## fft16
module fft16 (
    input  wire              clk,
    input  wire              rst_n,
    input  wire              start,
    input  wire signed [8:0] din_i,
    input  wire signed [8:0] din_q,
    output wire              ready,
    output wire              dout_valid,
    output wire signed [8:0] dout_i,
    output wire signed [8:0] dout_q
);
wire signed [8:0] fifo1_dout_i, fifo1_dout_q, fifo2_dout_i, fifo2_dout_q;
fft #(.SAMPLE_WORD_LENGTH(9), .SAMPLE_INT_LENGTH(0), .SAMPLE_FLOAT_LENGTH(8), .FIFO_DEPTH(16)) u_fft (
    .fifo1_dout_i (fifo1_dout_i),
    .fifo1_dout_q (fifo1_dout_q),
    .fifo2_dout_i (fifo2_dout_i),
    .fifo2_dout_q (fifo2_dout_q),
    .din_i        (din_i),
    .din_q        (din_q),
    .strt_pulse   (start),
    .valid_in     (1'b1),
    .rst          (rst_n),
    .clk          (clk),
    .idle         (ready),
    .res_valid    (dout_valid),
    .res_i        (dout_i),
    .res_q        (dout_q)
);
endmodule
For scale: about 5900 cells after synthesis, about 740 flip-flops, ~55000 um^2 of cells after synthesis.
clock: 7.49 ns
lec_check: 0
abc_area: 1
cap_margin: 35
cell_pad_in_sites_detail_placement: 2
core_margin: 8
core_utilization: 28
gpl_routability_driven: 1
gpl_timing_driven: 1
max_routing_layer: met4
min_routing_layer: met2
place_density_lb_addon: 0.28
setup_slack_margin: -0.36
slew_margin: 0
run.sh (not shown) runs the stock make flow with config.mk's settings and CLKGATE_MAP_FILE=.
The baseline completed, yet does not pass: negative setup slack.
Then changed:
- ABC_AREA: 1 -> unset
- CAP_MARGIN: 35 -> 20
- CELL_PAD_IN_SITES_DETAIL_PLACEMENT: 2 -> 1
- CORE_MARGIN: 8 -> 2
- CORE_UTILIZATION: 28 -> 33
- GPL_TIMING_DRIVEN: 1 -> unset
- MAX_ROUTING_LAYER: met4 -> unset
- PLACE_DENSITY: unset -> 0.59
- PLACE_DENSITY_LB_ADDON: 0.28 -> unset
- SETUP_SLACK_MARGIN: -0.36 -> unset
- SLEW_MARGIN: 0 -> 20
- clock period: 7.49 -> 8.73 ns (I/O delays scaled with it)
The changed run finished but failed the layout checks on negative setup slack.
Synthesized area went down by 3.1%.
Via count went down by 17%.
Utilization went up by 5.4 points.
Then changed:
- CELL_PAD_IN_SITES_DETAIL_PLACEMENT: 1 -> unset
- CORE_UTILIZATION: 33 -> 66
- CTS_CLUSTER_DIAMETER: unset -> 127
- GPL_ROUTABILITY_DRIVEN: 1 -> unset
- MIN_ROUTING_LAYER: met2 -> unset
- PLACE_DENSITY: 0.59 -> unset
- clock period: 8.73 -> 8.76 ns (I/O delays scaled with it)
After rerunning:
- The changed run reached the layout checks and failed them: negative setup slack
- clock skew went down by 0.041 ns
- count of clock-buffer cells in the layout went down by 6
- area after synthesis does not change
- via count went down by 26%
- final cell count went down by 14%
- utilization went up by 40 points
- hold slack is about the same
Then changed:
- CORE_UTILIZATION: 66 -> 70
- CTS_CLUSTER_DIAMETER: 127 -> unset
- clock period: 8.76 -> 7.16 ns (I/O delays scaled with it)
=> Now the flow stopped in 4_1_cts on DPL-0033. Die area drops by 5.6%. Synthesized area stays the same. Synthesized cell count stays the same.
Then changed:
- CORE_UTILIZATION: 70 -> 68
- TNS_END_PERCENT: unset -> 30
- clock period: 7.16 -> 8.53 ns (I/O delays scaled with it)
=>
- The new run ran to the end with violations: negative setup slack
- die size rose by 2.9%
- area after synthesis does not change
- synthesized cell count does not change


Starting RTL as in the previous note.
Settings: LEC_CHECK=0, ABC_AREA=1, CAP_MARGIN=35, CELL_PAD_IN_SITES_GLOBAL_PLACEMENT=1, CORE_MARGIN=2, CORE_UTILIZATION=33, CTS_CLUSTER_SIZE=91, GPL_ROUTABILITY_DRIVEN=0, GPL_TIMING_DRIVEN=0, SETUP_SLACK_MARGIN=0.78, SLEW_MARGIN=15, TNS_END_PERCENT=20; clock period 5.91 ns.
The baseline completed, yet does not pass: setup timing.
==> next run, changes <==
Settings changed: ABC_AREA 1 to unset, CAP_MARGIN 35 to 20, CELL_PAD_IN_SITES_GLOBAL_PLACEMENT 1 to unset, CORE_UTILIZATION 33 to 64, CTS_CLUSTER_SIZE 91 to unset, GPL_ROUTABILITY_DRIVEN 0 to unset, GPL_TIMING_DRIVEN 0 to unset, SETUP_SLACK_MARGIN 0.78 to unset, SLEW_MARGIN 15 to 20, TNS_END_PERCENT 20 to unset.
Clock period 5.91 ns to 11.1 ns, I/O delays scaled along.
The new run ran to the end with no violations.
Hold slack gets worse by 8.5 ps.
Clock-buffer cell count went down by 7.
Cell area went down by about a fifth.
Core utilization went up by 30 points.
Flip-flop count stays the same.
Clock skew went down by 10 ps.


Setup of run 1:
Starting RTL as in the previous note.
Design fft16, start of the top module:
module fft16 (
    input  wire              clk,
    input  wire              rst_n,
    input  wire              start,
    input  wire signed [8:0] din_i,
    input  wire signed [8:0] din_q,
    output wire              ready,
    output wire              dout_valid,
    output wire signed [8:0] dout_i,
    output wire signed [8:0] dout_q
);
Settings: LEC_CHECK=0, ABC_AREA=1, CAP_MARGIN=20, CORE_MARGIN=2, CORE_UTILIZATION=72, CTS_CLUSTER_DIAMETER=127, PLACE_DENSITY=0.66, SLEW_MARGIN=5; clock period 9.2 ns.
The flow completed for run 1, but it is not clean: the layout still shows negative setup slack.
Relative to run 1, the following input files were edited for run 2:
- clearing CTS_CLUSTER_DIAMETER, which used to be 127
- putting SETUP_SLACK_MARGIN at -0.58 where nothing was set
- clearing ABC_AREA, which used to be 1
- clearing PLACE_DENSITY, which used to be 0.66
- swapping 5 for 20 in SLEW_MARGIN
- swapping 9.2 for 6.0 in the clock period (ns, I/O delays scaled along)
### Flow results
Run 2 never completed; the flow aborted with a tool error in global routing.
The higher placed cell count of run 2 and run 1 is in run 1.
Die area in run 2 vs run 1: down 3.1%
Comparing run 2 and run 1, the higher multiplexer share of the synthesized area is on run 2.
Run 2: xor/xnor cell area share of the yosys netlist is 1.7 points higher than what run 1 reported.
Sort run 2 and run 1 by number of gates given a new drive strength after cts, ascending, and run 2 comes first.
In the metrics for run 2 and run 1, the one carrying the lower summed standard-cell area reported by yosys is run 2.
## Diff of input files: run 3 against run 2
- SETUP_SLACK_MARGIN no longer set, was -0.58
- CORE_UTILIZATION now 56, was 72
- the clock period (ns, I/O delays scaled along) now 9.91, was 6.0
==> results <==
Run 3 | status: complete | timing, DRC, antenna: pass. | xor-xnor portion of the synthesized cell area | run 3 vs run 2 | ≈ equal |. Delta(instance area after placement, run 3 - run 2) < 0. From run 2 to run 3, synthesized area per cell did not move at all. Vertical die dimension (run 3 over run 2): increase, about 13%. Per the comparison of run 3 with run 2, chip area picked up an extra 28%, register share after synthesis stayed essentially flat, HPWL after detailed placement went down 4300 um. The lower standard-cell row count came out of run 2. The area of the core region in run 3 is 1.3 times that in run 2. Relative to run 2, the number of placed cells counting well taps measured on run 3 has increased slightly.
Relative to run 3, the following input files were edited for run 4:
- setting SETUP_SLACK_MARGIN to -0.82 for the first time
- changing CORE_UTILIZATION from 56 to 71
- changing the clock period (ns, I/O delays scaled along) from 9.91 to 8.43
Findings:
Ran to the end and failed final checks on negative setup slack: run 4. On clock skew: run 4 sits above run 3. Run 3 has higher final instance count without filler cells than run 4. Detail-routed via count per cell | run 4 above run 3. Run comparison: run 4 endpoint of the worst setup timing path u_fft.radix2_U0.out2_i_reg[6]; run 3 endpoint of the worst setup timing path u_fft.radix2_U0.out2_q_reg[5]. Horizontal die dimension: run 4 vs run 3 down about 11%.


== 01-07 ==
Starting RTL as in the previous note.
==> flow/design.v (excerpt) <==
module fft16 (
    input  wire              clk,
    input  wire              rst_n,
    input  wire              start,
    input  wire signed [8:0] din_i,
    input  wire signed [8:0] din_q,
    output wire              ready,
    output wire              dout_valid,
    output wire signed [8:0] dout_i,
    output wire signed [8:0] dout_q
);
Settings: LEC_CHECK=0, ABC_AREA=0, CAP_MARGIN=20, CELL_PAD_IN_SITES_DETAIL_PLACEMENT=0, CORE_MARGIN=2, CORE_UTILIZATION=66, CTS_CLUSTER_DIAMETER=283, GPL_ROUTABILITY_DRIVEN=1, SETUP_SLACK_MARGIN=-0.55, SLEW_MARGIN=20; clock period 9.2 ns.
In 01-07 the implementation ran to completion but is not tape-out ready, as the final checks report setup timing.
Here is what was changed in the inputs of 10-14 compared with 01-07.
Settings: ABC_AREA changed from 0 to 1; CORE_UTILIZATION changed from 66 to 72; CORE_ASPECT_RATIO newly set to 1.04; CTS_CLUSTER_DIAMETER removed (was 283); PLACE_DENSITY newly set to 0.35; the clock period (ns, I/O delays scaled along) changed from 9.2 to 12.4.
## What came out
Register share after synthesis: 10-14 lower than 01-07
10-14 reports its cell with the largest stage delay on the worst path as sky130_fd_sc_hd__xor2_1 while 01-07 reports sky130_fd_sc_hd__fa_1.
10-14: no failed stages, no open violations at the end
Clock-buffer cell count for 10-14 is lower than for 01-07.
Between 01-07 and 10-14, global routing met3 resource utilization increased.
Between 01-07 and 10-14, arrival time reported for the critical path endpoint increased.
Changes observed in 10-14 relative to 01-07: setup slack grew by 1120 ps; ratio of final minimum period to clock period shrank by 11 points; overall overflow remaining after global route held steady; complex-gate fraction of the synthesized area shrank by 4.1 points; layout overhead on the synthesized area shrank by 15 points.


## exp/ember
Starting RTL as in the previous note.
clock: 6.75 ns
lec_check: 0
cap_margin: 20
core_margin: 2
core_utilization: 68
cts_cluster_size: 98
place_density: 0.36
slew_margin: 20
tns_end_percent: 30
Although it ran to completion, exp/ember produced a layout that fails the final checks because of negative setup slack.
### exp/ember -> exp/onyx
- a deleted CTS_CLUSTER_SIZE that had been 98
- a deleted PLACE_DENSITY that had been 0.36
- a deleted TNS_END_PERCENT that had been 30
- a change of CORE_UTILIZATION from 68 to 40
- a change of the clock period (ns, I/O delays scaled along) from 6.75 to 9.91
==> results <==
Nothing crashed in exp/ember and all stages finished; the problem is that the final layout failed, the offending checks being negative setup slack.
exp/onyx reached the end of the flow, and the finished layout is clean on the timing, DRC and antenna checks.
Clock skew in exp/onyx vs exp/ember: up 6.3 ps
exp/ember → exp/onyx: worst path arrival time has decreased; number of inserted diodes shrank by 1; number of buffers inserted to repair setup after CTS decreased 44; count of flip-flops and latches roughly the same; cell area lower.
Relative area of non-clock buffer cells in the final design came out lower on exp/onyx than on exp/ember.
Against exp/ember, placed cell count in exp/onyx rose by a little under 10%.
Fraction of standard cell area that is sequential: exp/onyx vs exp/ember up 1.0 points
#### Input delta (exp/raven over exp/onyx)
- changing CORE_UTILIZATION from 40 to 72
- setting CTS_CLUSTER_SIZE to 47 for the first time
- changing the clock period (ns, I/O delays scaled along) from 9.91 to 9.58
--- outcome ---
Final checks on exp/raven, whose flow otherwise completed, came back failing, citing negative setup slack.
Going from exp/onyx to exp/raven, setup slack lower, sequential share of layout area neither gained nor lost much.
exp/onyx reports its launching element of the worst setup path as u_fft.ctrl_U0.current_state[2] while exp/raven reports u_fft.ctrl_U0.current_state[1].
The run with more routed wire is exp/raven, not exp/onyx.


run A:
fft16 again, from the RTL that the note above started with.
clock: 10.0 ns
lec_check: 0
cap_margin: 35
core_aspect_ratio: 1.08
core_margin: 2
core_utilization: 40
slew_margin: 20
#### Input delta (run B over run A)
- CORE_UTILIZATION: 40 -> 30
- CAP_MARGIN: 35 -> 20
- CORE_ASPECT_RATIO: 1.08 -> unset
- the clock period (ns, I/O delays scaled along): 10.0 -> 14.4
Findings:
Per the final summary, run B finished and its layout is clean on timing, DRC and antenna. A destination of the critical timing path of u_fft.radix2_U0.out2_i_reg[6] is what run B shows, while u_fft.radix2_U0.out1_q_reg[7] belongs to run A. Arrival time at the worst endpoint: higher on run B. Taking run A as the reference, in run B post-route met1 wirelength dropped 4.3 mm; post-place instance area moved down; maximum frequency now sits lower; met1 capacity usage during global routing lower. Summary of run B over run A: routed wire length -5.3 mm, overall track demand over capacity in global routing has decreased, utilization after layout lost 16 points.
Input-level comparison between run C and run B:
- SETUP_SLACK_MARGIN now -0.85, previously not set
- CORE_UTILIZATION now 40, was 30
- the clock period (ns, I/O delays scaled along) now 9.91, was 14.4
--- outcome ---
Run B: flow completed, timing, DRC and antenna clean. STATUS run=run C STAGES=ALL_DONE FINAL_CHECKS=FAILED CAUSE=negative setup slack. Summary of the comparison: met1 wire length is higher in run C, relative to run B. As of run C, post-detailed-route wirelength per cell had risen by a few percent compared to run B. Delta(count of cell instances traversed by the critical path, run C - run B) > 0. | area growth from synthesis to final layout | run C vs run B | 7.2 points higher |. Logic share of the area was lower in run C than in run B. Taking run B as 1.0, run C lands at 1.06 on design area. Comparing met1 demand-to-capacity share in global routing for run C and run B, the smaller number came from run B. Run C against run B; detailed-route wire length is up by a few percent.
[inputs] run D vs run C
- clearing SETUP_SLACK_MARGIN, which used to be -0.85
- swapping 9.91 for 10.0 in the clock period (ns, I/O delays scaled along)
--- outcome ---
- From the logs: run C reached the end of the flow and failed the layout checks with negative setup slack.
- The flow did not stop early for run D: all stages ran, and the layout cleared the timing, DRC and antenna checks.
- Delta (run D minus run C): total CTS buffers shows an increase of 3.
- Per the comparison of run D with run C, number of gates on the worst path with buffers counted went up.
- The lower sum of negative setup slack came out of run C.
- Comparing run C and run D, sequential fraction of total cell area is higher on run C.
- On register-to-register slack, the higher figure sits with run D, not run C.
- Run C was smaller in final cell area than run D.
- Re total setup violations reported at the end of the flow: run D is 22 down on run C.
- For run D, the start point of the critical path was u_fft.ctrl_U0.current_state[2], unlike run C, where it was u_fft.ctrl_U0.counter_r[0].


Setup of amber:
fft16 again, from the RTL that the note above started with.
export LEC_CHECK = 0
export ABC_AREA = 1
export CAP_MARGIN = 20
export CORE_MARGIN = 2
export CORE_UTILIZATION = 71
export PLACE_DENSITY_LB_ADDON = 0.06
export SETUP_SLACK_MARGIN = 2.41
export SLEW_MARGIN = 20
create_clock -name core_clock -period 8.43 [get_ports {clk}]
Stage in which a tool error killed amber: global routing.
Here is what was changed in the inputs of zinc compared with amber.
Settings: changing CORE_UTILIZATION from 71 to 62; removing ABC_AREA (formerly 1); removing SETUP_SLACK_MARGIN (formerly 2.41); removing PLACE_DENSITY_LB_ADDON (formerly 0.06); changing the clock period (ns, I/O delays scaled along) from 8.43 to 9.88.
- zinc -> stages 100% | layout checks FAIL | negative setup slack
- The run showing the smaller initial core utilization is zinc.
- Between amber and zinc, the flow reports number of distinct library cells after synthesis increasing by more than half.
- On pre-CTS worst setup slack: between amber and zinc, it ends up higher for zinc.
- zinc — parity-gate share of the synthesized area counting xor and xnor cells 1.7 points higher, amber as reference
- Between amber and zinc, the flow reports synthesized instance count decreasing by more than 10%.
- Number of cell rows delta for zinc relative to amber: 6 higher
- Going from amber to zinc, post-synth net total went down; complex-gate fraction of the synthesized area increased 4.1 points.
- zinc falls short of amber in die area.


Starting RTL as in the previous note.
clock: 4.4 ns
lec_check: 0
abc_area: 1
cap_margin: 20
core_margin: 2
core_utilization: 72
cts_cluster_diameter: 372
cts_cluster_size: 95
place_density: 0.42
slew_margin: 20
The first run died in global routing (5_1_grt).
Next try:
Settings changed: ABC_AREA 1 to default, CTS_CLUSTER_DIAMETER 372 to 132, CTS_CLUSTER_SIZE 95 to default, PLACE_DENSITY 0.42 to default, SETUP_SLACK_MARGIN from default to 1.04.
Clock period 4.4 ns to 7.16 ns, I/O delays scaled along.
Effect: This time the run finished with setup timing left. Die size went down by 3.1%. Synthesized cell count shrinks by 18%. Synthesized area came out lower by about 3%.
Next try:
Settings changed: ABC_AREA from default to 1, CTS_CLUSTER_DIAMETER 132 to default, PLACE_DENSITY from default to 0.42, SETUP_SLACK_MARGIN 1.04 to default.
Clock period 7.16 ns to 7.86 ns, I/O delays scaled along.
The changed run died in global routing (5_1_grt), error GRT-0116. Die size rises by 3.2%. Synthesized area increases by 3.2%. Synthesized cell count climbs by 22%.
Next try:
Settings changed: CTS_CLUSTER_SIZE from default to 97, PLACE_DENSITY 0.42 to default.
Clock period 7.86 ns to 6.18 ns, I/O delays scaled along.
What happened:
- The new run aborted during global routing (5_1_grt)
- area after synthesis stays the same
- die size does not change
- synthesized cell count does not change
